## cpu
module cpu (clk, rst, imem_addr, imem_data, test, test1);
	input clk, rst;
	output [6:0]imem_addr;
	input  [31:0]imem_data;
	output  [31:0]test;
	output [31:0]test1;
wire	 [31:0] inst;
wire   [31:0]ctrl, ctrl0, ctrl1, ctrl2;
wire   [20:0]controle;
wire	 [31:0]resultado;
wire   [31:0]data_out2;
wire   [31:0]pc;
wire	 [4:0]addr1, addr2, addr_in;
wire	 [31:0]out1, out2, out3;
wire	 [31:0]in;
wire	 rw;
wire	 [15:0]offset;
wire	 [31:0]offset32;
wire   sel1;
wire	 [31:0] imm;
wire   [31:0] data_out1;
wire	 [31:0]address_0;
wire	 [31:0] data_in;
wire	 [31:0]outrg1, outrg2;
wire	 [31:0] M, B, D, D1;
	assign imem_addr = pc[6:0];
	assign data_out2 = imem_data;
	PC PC(
		.rst(rst),
		.clk(clk),
		.pc(pc)
	);
ffD FF1(
		.rst(rst),
		.clk(clk),
		.Din(data_out2),
		.Dout(inst)
);
	registerFile RegisterFile(
		.addr1(inst[25:21]),
		.addr2(inst[20:16]),
		.out1(outrg1),
		.out2(outrg2),
		.addr_in(ctrl2[4:0]), 
		.in(out2),
		.rst(rst),
		.clk(clk)
	);
	control Controlador(
		.instruction(inst),
		.ctrl(controle)
	);
	extend Extend(
  ...
Settings: LEC_CHECK=0, ABC_AREA=0, CAP_MARGIN=20, CORE_MARGIN=7, CORE_UTILIZATION=17, GPL_TIMING_DRIVEN=1, MAX_ROUTING_LAYER=met4, MIN_ROUTING_LAYER=met1, SLEW_MARGIN=20; clock period 4.83 ns.
run.sh (not shown) runs the stock make flow with config.mk's settings and CLKGATE_MAP_FILE=.
Change:
- ABC_AREA: 0 -> not set
- CELL_PAD_IN_SITES_GLOBAL_PLACEMENT: not set -> 3
- CORE_MARGIN: 7 -> 2
- CORE_UTILIZATION: 17 -> 72
- CTS_CLUSTER_DIAMETER: not set -> 332
- MAX_ROUTING_LAYER: met4 -> not set
- MIN_ROUTING_LAYER: met1 -> not set
- PLACE_DENSITY: not set -> 0.67
- SETUP_SLACK_MARGIN: not set -> -0.19
- clock period: 4.83 -> 2.51 ns (I/O delays scaled with it)
The new run aborted during global placement without I/O (GPL-0301).
Synthesized cell count is unchanged.
Area after synthesis stays the same.
Die area went down by about 80%.
Change:
- CELL_PAD_IN_SITES_GLOBAL_PLACEMENT: 3 -> not set
- CORE_UTILIZATION: 72 -> 69
- CTS_CLUSTER_DIAMETER: 332 -> not set
- CTS_CLUSTER_SIZE: not set -> 99
- GPL_TIMING_DRIVEN: 1 -> not set
- PLACE_DENSITY: 0.67 -> 0.36
- SETUP_SLACK_MARGIN: -0.19 -> not set
- clock period: 2.51 -> 4.95 ns (I/O delays scaled with it)
Outcome: The changed run produced a clean layout; die area climbs by 4.3%; synthesized cell count stays the same; synthesized area does not change.

== alpha ==
Starting RTL as in the previous note.
==> flow/config.mk <==
export PLATFORM = sky130hd
export DESIGN_NAME = cpu
export DESIGN_NICKNAME = cpu
export VERILOG_FILES = /design/flow/design.v
export SDC_FILE = /design/flow/constraint.sdc
export NUM_CORES = 4
export LEC_CHECK = 0
export ABC_AREA = 0
export CAP_MARGIN = 20
export CELL_PAD_IN_SITES_GLOBAL_PLACEMENT = 3
export CORE_MARGIN = 2
export CORE_UTILIZATION = 40
export GPL_TIMING_DRIVEN = 0
export MAX_ROUTING_LAYER = met4
export PLACE_DENSITY_LB_ADDON = 0.05
export SETUP_SLACK_MARGIN = 0.35
export SLEW_MARGIN = 10
export TNS_END_PERCENT = 15
==> flow/constraint.sdc <==
create_clock -name core_clock -period 5.5 [get_ports {clk}]
set_input_delay 1.1000 -clock core_clock [delete_from_list [all_inputs] [get_ports {clk}]]
set_output_delay 1.1000 -clock core_clock [all_outputs]
set_load 0.01 [all_outputs]
The flow did not stop early for alpha: all stages ran, and the layout cleared the timing, design-rule and antenna checks.
Inputs modified between alpha and beta:
Settings: a deleted CELL_PAD_IN_SITES_GLOBAL_PLACEMENT that had been 3; a change of SETUP_SLACK_MARGIN from 0.35 to 1.03; a deleted ABC_AREA that had been 0; a deleted GPL_TIMING_DRIVEN that had been 0; an added CTS_CLUSTER_SIZE of 14; a deleted MAX_ROUTING_LAYER that had been met4; a deleted TNS_END_PERCENT that had been 15; a change of PLACE_DENSITY_LB_ADDON from 0.05 to 0.2; a change of SLEW_MARGIN from 10 to 20; a change of CORE_UTILIZATION from 40 to 72; a change of the clock period (ns, I/O delays scaled along) from 5.5 to 4.06.
### Flow results
- Across alpha and beta, a clean result was obtained everywhere but in beta.
- The flow for beta finished, though final verification flagged negative setup slack.
- Compared with alpha, in beta count of fill cells added during filler insertion lost 9143, power density over the cells moved up, part of the power in combinational logic went up.
- beta vs alpha, instance count: beta lower
- Comparing alpha and beta, power share of the clock group is higher on alpha.
- beta vs. alpha: net switching component of the power went up by 24%, first-pass GRT wire length went down by 42000 um, clock power went up by 23%, via count went up by about 7%.
- Compared with alpha, beta shows critical path depth lower by about 9%.
- Between beta and alpha, it is beta whose final weighted congestion in routability-driven placement is higher, by 0.056.
> inputs changed (beta -> gamma)
Settings: a change of PLACE_DENSITY_LB_ADDON from 0.2 to 0.25; a change of SETUP_SLACK_MARGIN from 1.03 to 0.95; a change of the clock period (ns, I/O delays scaled along) from 4.06 to 3.77.
Results
On routed metal-1 wire length, gamma and beta are neck and neck.
Compared to beta, gamma has worst max-slew margin expressed relative to the limit 2.5 points higher.
Looking at time the worst path needs with I/O delays and setup across gamma and beta, the one that comes out higher is gamma.
Between beta and gamma, the flow reports vias after detailed routing increasing slightly.
Going from beta to gamma, sequential fraction of total cell area went up 0.29 points, least setup slack across all paths after layout decreased by 0.39 ns relative to the old numbers, portion of the layout cell area used by clock cells level.
gamma vs beta: final critical-path share of the clock period up
beta -> gamma: count of flip-flops and latches flat
From the logs: gamma reached the end of the flow and failed the layout checks with negative setup slack.
Relative to gamma, the following input files were edited for delta:
Settings: GPL_TIMING_DRIVEN newly set to 1; PLACE_DENSITY_LB_ADDON removed (was 0.25); CTS_CLUSTER_DIAMETER newly set to 332; PLACE_DENSITY newly set to 0.67; CELL_PAD_IN_SITES_GLOBAL_PLACEMENT newly set to 0; SETUP_SLACK_MARGIN changed from 0.95 to -0.02; the clock period (ns, I/O delays scaled along) changed from 3.77 to 3.27.
==> results <==
The flow for delta finished, though final verification flagged negative setup slack. [delta vs gamma] core utilization: lower in delta. The final reports for delta and gamma show required arrival time at the worst endpoint lower in the former. Summary of delta over gamma: data-path buffer share of cell area in the final layout increased 1.5 points; wire length reported by the detailed router shrank by 21000 um. Final antenna diode count, gamma and delta, higher one = gamma. delta vs gamma — total area of multi-input combinational cells dropped slightly.
Input changes introduced in epsilon (baseline for comparison: delta):
Settings: a change of SETUP_SLACK_MARGIN from -0.02 to 0.8; a change of CAP_MARGIN from 20 to 5; an added HOLD_SLACK_MARGIN of -0.08; a change of CTS_CLUSTER_SIZE from 14 to 50; a change of CTS_CLUSTER_DIAMETER from 332 to 28; an added ABC_AREA of 0.
Findings:
- Compared with delta, epsilon shows global-route wire length before repair that has gone up by more than a quarter.
- Re number of failing setup endpoints in the final timing report: delta and epsilon aren't equal, and the lower value belongs to delta.
- On count of cells along the worst register-to-register path, the lower figure sits with epsilon, not delta.
- Minimum period implied by the final worst setup slack is higher on epsilon
- The runs compared here, delta and epsilon, all ended either early or with open violations.
- epsilon finished all stages; layout check result: FAIL, due to negative setup slack.
- Compared epsilon vs delta, and deepest level of the CTS H-tree is up in epsilon.
- Remaining routing DRC violations: epsilon vs delta identical
- In the metrics for delta and epsilon, the one carrying the lower portion of the layout cell area used by clock cells is delta.
- Relative to delta, wire length the detailed router placed on met1 increased by 14% in epsilon.
- delta was smaller in final cell area than epsilon.
- From delta to epsilon the numbers moved as follows: antenna diode count higher; via total after detailed routing higher.
No activity file was given, so power comes from the tool's default toggle rates.
